==> run a <==
## QAM
module QAM(clk, rst, en, Din, IFout);
input clk, rst, en;
input Din;
output reg signed [17:0] IFout;
wire [1:0] spc_out;
wire [1:0] sm_i;
wire [1:0] sm_q;
wire [1:0] lf_i;
wire [1:0] lf_q;
wire [1:0] usi_i;
wire [1:0] usi_q;
wire signed [17:0] srrc_i;
wire signed [17:0] srrc_q;
wire en0;
wire en1;
wire en2;
wire en3;
reg sm_ctrl;
reg [3:0] usi_ctrl;
reg [1:0] mix_cnt;
reg sync_i0, sync_i1, sync_q0, sync_q1;
reg ce2;
always @(posedge clk or posedge rst) begin
	if (rst) begin
	    ce2 <= 1'd0;
	end
	else begin
		ce2 <= ~ce2;
	end
end
assign en0 = en & ce2;
always @(posedge clk or posedge rst) begin
	if (rst) begin
	    sync_i0 <= 1'd0;
	    sync_q0 <= 1'd0; 
	end
	else begin
		sync_i0 <= sm_i[1];
		sync_q0 <= sm_q[1];
	end
end
always @(posedge clk or posedge rst) begin
	if (rst) begin
	    sync_i1 <= 1'd0;
	    sync_q1 <= 1'd0;
	end
	else begin
		sync_i1 <= sync_i0;
		sync_q1 <= sync_q0;
	end
end
always @(posedge clk or posedge rst) begin
	if (rst) begin
	    sm_ctrl <= 1'd0;
	end
	else if (ce2) begin
		sm_ctrl <= ~sm_ctrl;
	end
end
assign en1 = (sm_ctrl & ce2) ? 1'd1 : 1'd0;
always @(posedge clk or posedge rst) begin
	if (rst) begin
	    usi_ctrl <= 1'd0;
	end
	else if(en) begin
		if(usi_ctrl == 4'd8) usi_ctrl <= usi_ctrl;
		else usi_ctrl <= usi_ctrl + 4'd1;
	end
end
assign en2 = (usi_ctrl == 4'd8) ? 1'd1 : 1'd0;
assign en3 = 1'd1;
assign lf_i = {sync_i1, 1'd1};
assign lf_q = {sync_q1, 1'd1};
  ...
make LEC_CHECK=0 ABC_AREA=1 CAP_MARGIN=20 CORE_MARGIN=2 CORE_UTILIZATION=72 CTS_CLUSTER_DIAMETER=400 CTS_CLUSTER_SIZE=96 SETUP_SLACK_MARGIN=-0.09 SLEW_MARGIN=20 TNS_END_PERCENT=10 finish   # period 2.59 ns
run.sh (not shown) runs the stock make flow with config.mk's settings and CLKGATE_MAP_FILE=.
==> run b (differences from run a) <==
==> flow/config.mk (replaced) <==
export PLATFORM = sky130hd
export DESIGN_NAME = QAM
export DESIGN_NICKNAME = QAM
export VERILOG_FILES = /design/flow/design.v
export SDC_FILE = /design/flow/constraint.sdc
export NUM_CORES = 4
export LEC_CHECK = 0
export CAP_MARGIN = 20
export CORE_MARGIN = 2
export CORE_UTILIZATION = 72
export CTS_CLUSTER_DIAMETER = 90
export SLEW_MARGIN = 20
==> flow/constraint.sdc (replaced) <==
create_clock -name core_clock -period 2.52 [get_ports {clk}]
set_input_delay 0.5040 -clock core_clock [delete_from_list [all_inputs] [get_ports {clk}]]
set_output_delay 0.5040 -clock core_clock [all_outputs]
set_load 0.01 [all_outputs]
==> flow_metrics.tcl <==
# metrics dict for downstream scripts
set metrics [dict create \
    syn_inst 6881 \
    synthAdderAreaFrac_pct 19.83 \
    synth.top_cell.area_share_pct 40.13 \
    haltStage "clock tree synthesis (4_1_cts)" \
    error "[ERROR DPL-0033] detailed placement checks failed during check placement." \
    status "did not finish" \
    netlist_top_cells_area "dfrtp_1 (40%), ha_1 (18%), xnor2_1 (9.0%)" \
]
(the above is from run b)
==> flow_metrics.tcl <==
# metrics dict for downstream scripts
set metrics [dict create \
    status "did not finish" \
    haltStage "global routing (5_1_grt)" \
    error "[ERROR GRT-0116] Global routing finished with congestion. Check the congestion regions in the DRC Viewer." \
    yosys_warnings 6 \
    netlist_top_cells_area "dfrtp_1 (39%), ha_1 (18%), xor2_1 (8.7%)" \
    synth.top_cells.by_count "nand2_1 (1,503), dfrtp_1 (1,157), ha_1 (1,041)" \
]
(the above is from run a)

========
==> branch xenon <==
QAM again, from the RTL that the note above started with.
Settings: LEC_CHECK=0, CAP_MARGIN=15, CORE_ASPECT_RATIO=0.98, CORE_MARGIN=6, CORE_UTILIZATION=15, GPL_ROUTABILITY_DRIVEN=0, GPL_TIMING_DRIVEN=0, MAX_ROUTING_LAYER=met5, MIN_ROUTING_LAYER=met2, SLEW_MARGIN=5, TNS_END_PERCENT=15; clock period 5.58 ns.
==> branch sierra (differences from branch xenon) <==
==> flow/config.mk (replaced) <==
export PLATFORM = sky130hd
export DESIGN_NAME = QAM
export DESIGN_NICKNAME = QAM
export VERILOG_FILES = /design/flow/design.v
export SDC_FILE = /design/flow/constraint.sdc
export NUM_CORES = 4
export LEC_CHECK = 0
export CAP_MARGIN = 15
export CORE_MARGIN = 2
export CORE_UTILIZATION = 72
export CTS_CLUSTER_DIAMETER = 390
export SETUP_SLACK_MARGIN = 0.41
export SLEW_MARGIN = 20
==> flow/constraint.sdc (replaced) <==
create_clock -name core_clock -period 3.92 [get_ports {clk}]
set_input_delay 0.7840 -clock core_clock [delete_from_list [all_inputs] [get_ports {clk}]]
set_output_delay 0.7840 -clock core_clock [all_outputs]
set_load 0.01 [all_outputs]
==> qor summary <==
item	branch xenon	branch sierra
End of the critical path	u_SRRC_i.u_DFF7.Q[17]$_DFF_PP0_	u_SRRC_q.u_DFF8.Q[14]$_DFF_PP0_
Number of antenna repair diodes	24	0
Overall routing resource usage	0.0910	0.324
Postcts setup bufs	22	121
Global routing met3 resource utilization	0.136	0.0408
Number of warning messages in the logs	57	63
Total number of vias	70100	55100
Count of plain and timing-repair buffers	145	494
Relative area of non-clock buffer cells in the final design	0.0218	0.0546
Final core area utilization	0.182	0.859
Arrival time worst endpoint	6.00 ns	4.43 ns
Run status	finished clean	finished clean
Worst Clk Skew	0.0307 ns	0.0216 ns
Worst min-delay path endpoint	u_SRRC_q.u_DFF15.Q[2]$_DFF_PP0_	u_SRRC_i.u_DFF12.Q[0]$_DFF_PP0_
Initial detailed-routing violation count	7723	3325
Number of nets at the end of the flow	8242	8586
Met1 layer usage reported by global route	0	0.394
Area grow syn2layout	20.4%	18.7%
Worst Tran Pin Value	1.02 ns	0.966 ns
Combinational share of cell area	0.485	0.522
Total non-filler cell area in the finished layout	86900 µm²	85700 µm²
Busiest grt layer	met3	met2
Fillers	52200	5114
Worst hold start	u_SRRC_q.u_DFF16.Q[2]$_DFF_PP0_	u_SRRC_i.u_DFF13.Q[0]$_DFF_PP0_
Pre-Repair DR Iteration Count	10	7
